==> flow/design.v (excerpt) <==
module dut #(
    parameter int DATAW = 16
)(
    input  wire                 clk,
    input  wire                 rst_n,
    input  wire                 in_valid,
    output wire                 in_ready,
    input  wire signed [DATAW-1:0] in_data,
    output reg                  out_valid,
    input  wire                 out_ready,
    output reg signed [2*DATAW-1:0] out_data
);
Size: about 1100 cells after synthesis, roughly 54 I/O pins, about 10000 sq um of cells after synthesis.
make LEC_CHECK=0 ABC_AREA=0 CAP_MARGIN=35 CELL_PAD_IN_SITES_DETAIL_PLACEMENT=1 CELL_PAD_IN_SITES_GLOBAL_PLACEMENT=1 CORE_ASPECT_RATIO=1.36 CORE_MARGIN=5 CORE_UTILIZATION=61 CTS_CLUSTER_DIAMETER=392 CTS_CLUSTER_SIZE=80 GPL_ROUTABILITY_DRIVEN=1 GPL_TIMING_DRIVEN=0 MAX_ROUTING_LAYER=met4 MIN_ROUTING_LAYER=met2 PLACE_DENSITY=0.92 SETUP_SLACK_MARGIN=1.65 SLEW_MARGIN=10 TNS_END_PERCENT=5 finish   # period 5.92 ns
run.sh (not shown) runs the stock make flow with config.mk's settings and CLKGATE_MAP_FILE=.
The starting point did not get past 4_1_cts, error DPL-0033.
Rerun with:
==> flow/config.mk (replaced) <==
export PLATFORM = sky130hd
export DESIGN_NAME = dut
export DESIGN_NICKNAME = dut
export VERILOG_FILES = /design/flow/design.v
export SDC_FILE = /design/flow/constraint.sdc
export NUM_CORES = 4
export LEC_CHECK = 0
export CAP_MARGIN = 20
export CORE_MARGIN = 2
export CORE_UTILIZATION = 56
export PLACE_DENSITY = 0.6
export SLEW_MARGIN = 40
==> flow/constraint.sdc (replaced) <==
create_clock -name core_clock -period 7.5 [get_ports {clk}]
set_input_delay 1.5000 -clock core_clock [delete_from_list [all_inputs] [get_ports {clk}]]
set_output_delay 1.5000 -clock core_clock [all_outputs]
set_load 0.01 [all_outputs]
This time the run finished with timing, DRC and antenna clean.
Synthesized area stays the same.
Die size came out lower by 0.62%.
Synthesized cell count does not change.
Rerun with:
--- a/flow/config.mk
+++ b/flow/config.mk
@@ -9,4 +9,6 @@
 export CORE_MARGIN = 2
-export CORE_UTILIZATION = 56
+export CORE_UTILIZATION = 40
+export CTS_CLUSTER_SIZE = 100
 export PLACE_DENSITY = 0.6
-export SLEW_MARGIN = 40
+export SETUP_SLACK_MARGIN = -0.52
+export SLEW_MARGIN = 0
What happened: Global-route usage drops by 7.5 points; wire length drops by a few percent; core utilization drops by 19 points.

---

The RTL this note starts from:
==> flow/design.v <==
`timescale 1ns/1ps
module dut #(
    parameter int DATAW = 16
)(
    input  wire                 clk,
    input  wire                 rst_n,
    input  wire                 in_valid,
    output wire                 in_ready,
    input  wire signed [DATAW-1:0] in_data,
    output reg                  out_valid,
    input  wire                 out_ready,
    output reg signed [2*DATAW-1:0] out_data
);
    assign in_ready = rst_n && (!out_valid || out_ready);
    always @(posedge clk or negedge rst_n) begin
        if (!rst_n) begin
            out_valid <= 1'b0;
            out_data  <= '0;
        end else begin
            if (in_valid && in_ready) begin
                out_data  <= in_data * in_data;  
                out_valid <= 1'b1;
            end else if (out_valid && out_ready) begin
                out_valid <= 1'b0;
            end
        end
    end
endmodule
Settings: LEC_CHECK=0, CAP_MARGIN=20, CELL_PAD_IN_SITES_GLOBAL_PLACEMENT=1, CORE_ASPECT_RATIO=0.56, CORE_MARGIN=6, CORE_UTILIZATION=19, CTS_CLUSTER_DIAMETER=87, CTS_CLUSTER_SIZE=64, GPL_ROUTABILITY_DRIVEN=0, GPL_TIMING_DRIVEN=1, MIN_ROUTING_LAYER=met1, SLEW_MARGIN=5; clock period 10.9 ns.
Rerun with:
- CELL_PAD_IN_SITES_GLOBAL_PLACEMENT: 1 -> default
- CORE_ASPECT_RATIO: 0.56 -> default
- CORE_MARGIN: 6 -> 2
- CORE_UTILIZATION: 19 -> 40
- CTS_CLUSTER_DIAMETER: 87 -> default
- CTS_CLUSTER_SIZE: 64 -> default
- GPL_ROUTABILITY_DRIVEN: 0 -> default
- GPL_TIMING_DRIVEN: 1 -> default
- MIN_ROUTING_LAYER: met1 -> default
- PLACE_DENSITY: default -> 0.6
- SLEW_MARGIN: 5 -> 20
- clock period: 10.9 -> 7.5 ns (I/O delays scaled with it)
Result: Sequential share of layout area hardly moves; utilization is higher by 25 points; final cell count shrinks by about a fifth; worst hold slack loses 0.017 ns; register-to-register slack degrades by 3.0 ns; setup slack loses 1.7 ns; global-route usage rises by 7.6 points.
Rerun with:
- CELL_PAD_IN_SITES_GLOBAL_PLACEMENT: default -> 3
- CTS_CLUSTER_DIAMETER: default -> 395
- CTS_CLUSTER_SIZE: default -> 100
- PLACE_DENSITY: 0.6 -> 0.57
- SETUP_SLACK_MARGIN: default -> -0.66
- TNS_END_PERCENT: default -> 5
Clock skew hardly moves. Worst hold slack is worse by 0.0031 ns. Worst setup slack is worse by 0.079 ns. Sequential share of layout area drops by 0.12 points. Count of clock-buffer cells in the layout drops by 1. Design area climbs by 1.7%. First-iteration DRC count climbs by 23%. Synthesized cell count does not change. Synthesized area does not change.
Rerun with:
- CELL_PAD_IN_SITES_GLOBAL_PLACEMENT: 3 -> default
- CORE_ASPECT_RATIO: default -> 1.14
- CTS_CLUSTER_DIAMETER: 395 -> 379
- HOLD_SLACK_MARGIN: default -> 0.06
- PLACE_DENSITY: 0.57 -> default
- PLACE_DENSITY_LB_ADDON: default -> 0.3
- SETUP_SLACK_MARGIN: -0.66 -> -0.75
- SLEW_MARGIN: 20 -> 0
- TNS_END_PERCENT: 5 -> 20
Effect:
- register-to-register slack improves by 0.35 ns
- non-clock buffer count came out lower by 43
- design area came out lower by a few percent
- wire length came out lower by a little under a tenth

---

Starts from the design.v that is shown in full above.
clock: 6.19 ns
lec_check: 0
abc_area: 1
cap_margin: 20
core_margin: 2
core_utilization: 57
cts_cluster_diameter: 178
cts_cluster_size: 88
place_density: 0.6
setup_slack_margin: -0.48
slew_margin: 40
The first run completed, yet does not pass: negative setup slack.
Edit:
--- a/flow/config.mk
+++ b/flow/config.mk
@@ -9,8 +9,8 @@
 export CAP_MARGIN = 20
 export CORE_MARGIN = 2
-export CORE_UTILIZATION = 57
-export CTS_CLUSTER_DIAMETER = 178
-export CTS_CLUSTER_SIZE = 88
+export CORE_UTILIZATION = 64
+export CTS_CLUSTER_DIAMETER = 189
+export CTS_CLUSTER_SIZE = 96
 export PLACE_DENSITY = 0.6
-export SETUP_SLACK_MARGIN = -0.48
-export SLEW_MARGIN = 40
+export SLEW_MARGIN = 20
+export TNS_END_PERCENT = 10
==> flow/constraint.sdc (replaced) <==
create_clock -name core_clock -period 4.05 [get_ports {clk}]
set_input_delay 0.8100 -clock core_clock [delete_from_list [all_inputs] [get_ports {clk}]]
set_output_delay 0.8100 -clock core_clock [all_outputs]
set_load 0.01 [all_outputs]
Outcome:
- The changed run produced a layout that fails on negative setup slack
- first-iteration DRC count is higher by 69%
- non-clock buffer count is higher by 78
Edit:
==> flow/config.mk (replaced) <==
export PLATFORM = sky130hd
export DESIGN_NAME = dut
export DESIGN_NICKNAME = dut
export VERILOG_FILES = /design/flow/design.v
export SDC_FILE = /design/flow/constraint.sdc
export NUM_CORES = 4
export LEC_CHECK = 0
export CAP_MARGIN = 20
export CORE_MARGIN = 2
export CORE_UTILIZATION = 72
export CTS_CLUSTER_DIAMETER = 80
export SLEW_MARGIN = 20
==> flow/constraint.sdc (replaced) <==
create_clock -name core_clock -period 3.47 [get_ports {clk}]
set_input_delay 0.6940 -clock core_clock [delete_from_list [all_inputs] [get_ports {clk}]]
set_output_delay 0.6940 -clock core_clock [all_outputs]
set_load 0.01 [all_outputs]
Result:
- This time the run stopped in clock tree synthesis on DPL-0038
- area after synthesis goes down by 6.8%
- die size came out lower by about 17%
- synthesized cell count came out lower by about 20%
Edit:
--- a/flow/config.mk
+++ b/flow/config.mk
@@ -8,5 +8,5 @@
 export CAP_MARGIN = 20
 export CORE_MARGIN = 2
-export CORE_UTILIZATION = 72
-export CTS_CLUSTER_DIAMETER = 80
+export CORE_UTILIZATION = 65
+export PLACE_DENSITY = 0.6
 export SLEW_MARGIN = 20
==> flow/constraint.sdc (replaced) <==
create_clock -name core_clock -period 6.23 [get_ports {clk}]
set_input_delay 1.2460 -clock core_clock [delete_from_list [all_inputs] [get_ports {clk}]]
set_output_delay 1.2460 -clock core_clock [all_outputs]
set_load 0.01 [all_outputs]
=> With this change the flow finished but fails on negative setup slack. Synthesized cell count is unchanged. Die area grows by roughly a tenth. Synthesized area does not change.
